## sd_encr_device
module sd_encr_device (
    input wire clk,                     
    input wire rst,                     
    input wire start,                   
    input wire rw_flag,                 
    output wire done,                   
    output wire sd_clk,
    output wire sd_cs_n,
    output wire sd_mosi,
    input  wire sd_miso,
    input wire key_rw,                  
    input wire key_sel,                 
    input wire [511:0] key_data_in,     
    output wire [511:0] key_data_out    
);
    wire sd_ready;
    wire sd_read_ready;
    wire sd_write_data_ready;
    wire [511:0] sd_data_in;
    wire [511:0] sd_data_out;
    reg xor_start;
    wire xor_done;
    wire [511:0] xor_sd_data_in;
    wire xor_sd_data_valid;
    wire xor_sd_ready;
    wire [511:0] xor_sd_data_out;
    wire reg_file_rw;
    wire reg_file_sel;
    wire [511:0] reg_file_data_out;
    reg sd_write_trigger;
    SD_Controller u_sd_controller (
        .clk              (clk),
        .rst_n            (~rst),
        .write_data       (sd_data_out),
        .write_data_ready (sd_write_data_ready),
        .read_data        (sd_data_in),
        .read_ready       (sd_read_ready),
        .ready            (sd_ready),
        .spi_clk          (sd_clk),
        .spi_cs_n         (sd_cs_n),
        .spi_mosi         (sd_mosi),
        .spi_miso         (sd_miso)
    );
    xorEncr #(
        .DATA_WIDTH(512),
        .KEY_WIDTH(512)
    ) u_xor_encr (
        .clk              (clk),
        .rst              (rst),
        .start            (xor_start),
        .rw_flag          (rw_flag),
        .done             (xor_done),
        .sd_data_in       (xor_sd_data_in),
        .sd_data_out      (xor_sd_data_out),
        .sd_data_valid    (xor_sd_data_valid),
        .sd_ready         (xor_sd_ready),
        .reg_file_rw      (reg_file_rw),
        .reg_file_sel     (reg_file_sel),
        .reg_file_data_out(reg_file_data_out)
    );
    regfile_1024bit u_regfile (
        .clk        (clk),
        .rw         (key_rw | reg_file_rw),         
        .sel        (key_sel & ~reg_file_rw),       
        .data_in    (key_data_in),
        .data_out   (key_data_out)
    );
    assign reg_file_data_out = key_data_out;
    localparam T_IDLE        = 3'd0;
    localparam T_WAIT_SD     = 3'd1;
    localparam T_TRIGGER_XOR = 3'd2;
  ...
Size in the first run: ~11000 cells after synthesis, ~3800 flip-flops, ~1000 I/O pins, ~140000 um^2 of cells after synthesis.
==> flow/config.mk <==
export PLATFORM = sky130hd
export DESIGN_NAME = sd_encr_device
export DESIGN_NICKNAME = sd_encr_device
export VERILOG_FILES = /design/flow/design.v
export SDC_FILE = /design/flow/constraint.sdc
export NUM_CORES = 4
export LEC_CHECK = 0
export CAP_MARGIN = 20
export CORE_MARGIN = 2
export CORE_UTILIZATION = 57
export SLEW_MARGIN = 20
==> flow/constraint.sdc <==
create_clock -name core_clock -period 4.54 [get_ports {clk}]
set_input_delay 0.9080 -clock core_clock [delete_from_list [all_inputs] [get_ports {clk}]]
set_output_delay 0.9080 -clock core_clock [all_outputs]
set_load 0.01 [all_outputs]
run.sh (not shown) runs the stock make flow with config.mk's settings and CLKGATE_MAP_FILE=.
Next try:
- CORE_UTILIZATION: 57 -> 45
- PLACE_DENSITY_LB_ADDON: default -> 0.2
- SETUP_SLACK_MARGIN: default -> 0.18
- clock period: 4.54 -> 7.04 ns (I/O delays scaled with it)
=> Power is lower by 35%; wire length grows by 4.6%; global-route usage fell by 5.6 points; setup slack gets better by 1.1 ns.
Next try:
- CORE_UTILIZATION: 45 -> 58
- PLACE_DENSITY_LB_ADDON: 0.2 -> default
- SETUP_SLACK_MARGIN: 0.18 -> -0.57
- clock period: 7.04 -> 5.77 ns (I/O delays scaled with it)
The changed run produced a clean layout. Final cell count is lower by 5.9%. Total power rose by 20%. Non-clock buffer count goes up by 26. Global-route usage came out higher by 6.0 points. Die size shrinks by 22%.

---

## run A
sd_encr_device again, from the RTL that the note above started with.
Settings: LEC_CHECK=0, CAP_MARGIN=20, CORE_ASPECT_RATIO=0.71, CORE_MARGIN=2, CORE_UTILIZATION=72, CTS_CLUSTER_DIAMETER=376, CTS_CLUSTER_SIZE=14, HOLD_SLACK_MARGIN=0.29, PLACE_DENSITY_LB_ADDON=0.0, SETUP_SLACK_MARGIN=1.12, SLEW_MARGIN=20; clock period 3.92 ns.
Having completed the whole flow, run A delivered a layout that passed the timing, design-rule and antenna checks.
Here is what was changed in the inputs of run B compared with run A.
Settings: PLACE_DENSITY_LB_ADDON removed (was 0.0); CTS_CLUSTER_SIZE changed from 14 to 43; CTS_CLUSTER_DIAMETER removed (was 376); CORE_UTILIZATION changed from 72 to 70; CORE_ASPECT_RATIO removed (was 0.71); SETUP_SLACK_MARGIN removed (was 1.12); HOLD_SLACK_MARGIN removed (was 0.29); the clock period (ns, I/O delays scaled along) changed from 3.92 to 4.77.
==> comparison <==
Run B against run A: placed standard-cell area lost about 0.6%, data arrival time of the critical path went up by 1260 ps, number of post-CTS setup repair buffers went down 21, setup slack decreased 360 ps. Core utilization: run B lower than run A. Total routed wirelength (run B / run A): 0.933. Any difference in hold slack between run A and run B is small enough to ignore. A startpoint of the most critical setup path of u_sd_controller.block_idx[0]$_DFFE_PP0P_ is what run A shows, while u_sd_controller.block_idx[1]$_DFFE_PP0P_ belongs to run B. Switching part of the total in run B vs run A: down 0.73 points.
Changes in run C relative to run B:
Settings: an added HOLD_SLACK_MARGIN of 0.29; a change of CORE_UTILIZATION from 70 to 53; an added SETUP_SLACK_MARGIN of 1.43; a deleted CTS_CLUSTER_SIZE that had been 43; an added TNS_END_PERCENT of 5; a change of the clock period (ns, I/O delays scaled along) from 4.77 to 8.11.
Run C against run B: total vias in the final route dropped about 5%, slack of the critical path moved up, transition time at the pin with the least slew margin rose 3.3 ps, worst clock skew down 12 ps. NOTE: core utilization in run C falls short of that of run B. Run C: clock insertion delay at the later pin of the skew report 20 ps below run B. From run B to run C the numbers moved as follows: number of enable flip-flop cells shows no meaningful change, share of the final layout cell area in sequential cells shrank by 0.42 points.
The following lists how run D was set up differently from run C:
Settings: a deleted TNS_END_PERCENT that had been 5; a deleted HOLD_SLACK_MARGIN that had been 0.29; a change of CORE_UTILIZATION from 53 to 70; a change of SETUP_SLACK_MARGIN from 1.43 to 0.89; an added CTS_CLUSTER_SIZE of 14; a change of the clock period (ns, I/O delays scaled along) from 8.11 to 3.91.
--- outcome ---
Comparing run D and run C, the higher highest clock frequency the design can meet was measured on run D.
Diff run C -> run D: minimum period implied by the final worst setup slack fell 2960 ps, largest net degree at the start of global routing down 8, number of antenna violations at the first check in global routing went down 6.
The part of the power in combinational logic number comes out lower for run C vs run D.
Power and IR drop assume default switching activity.
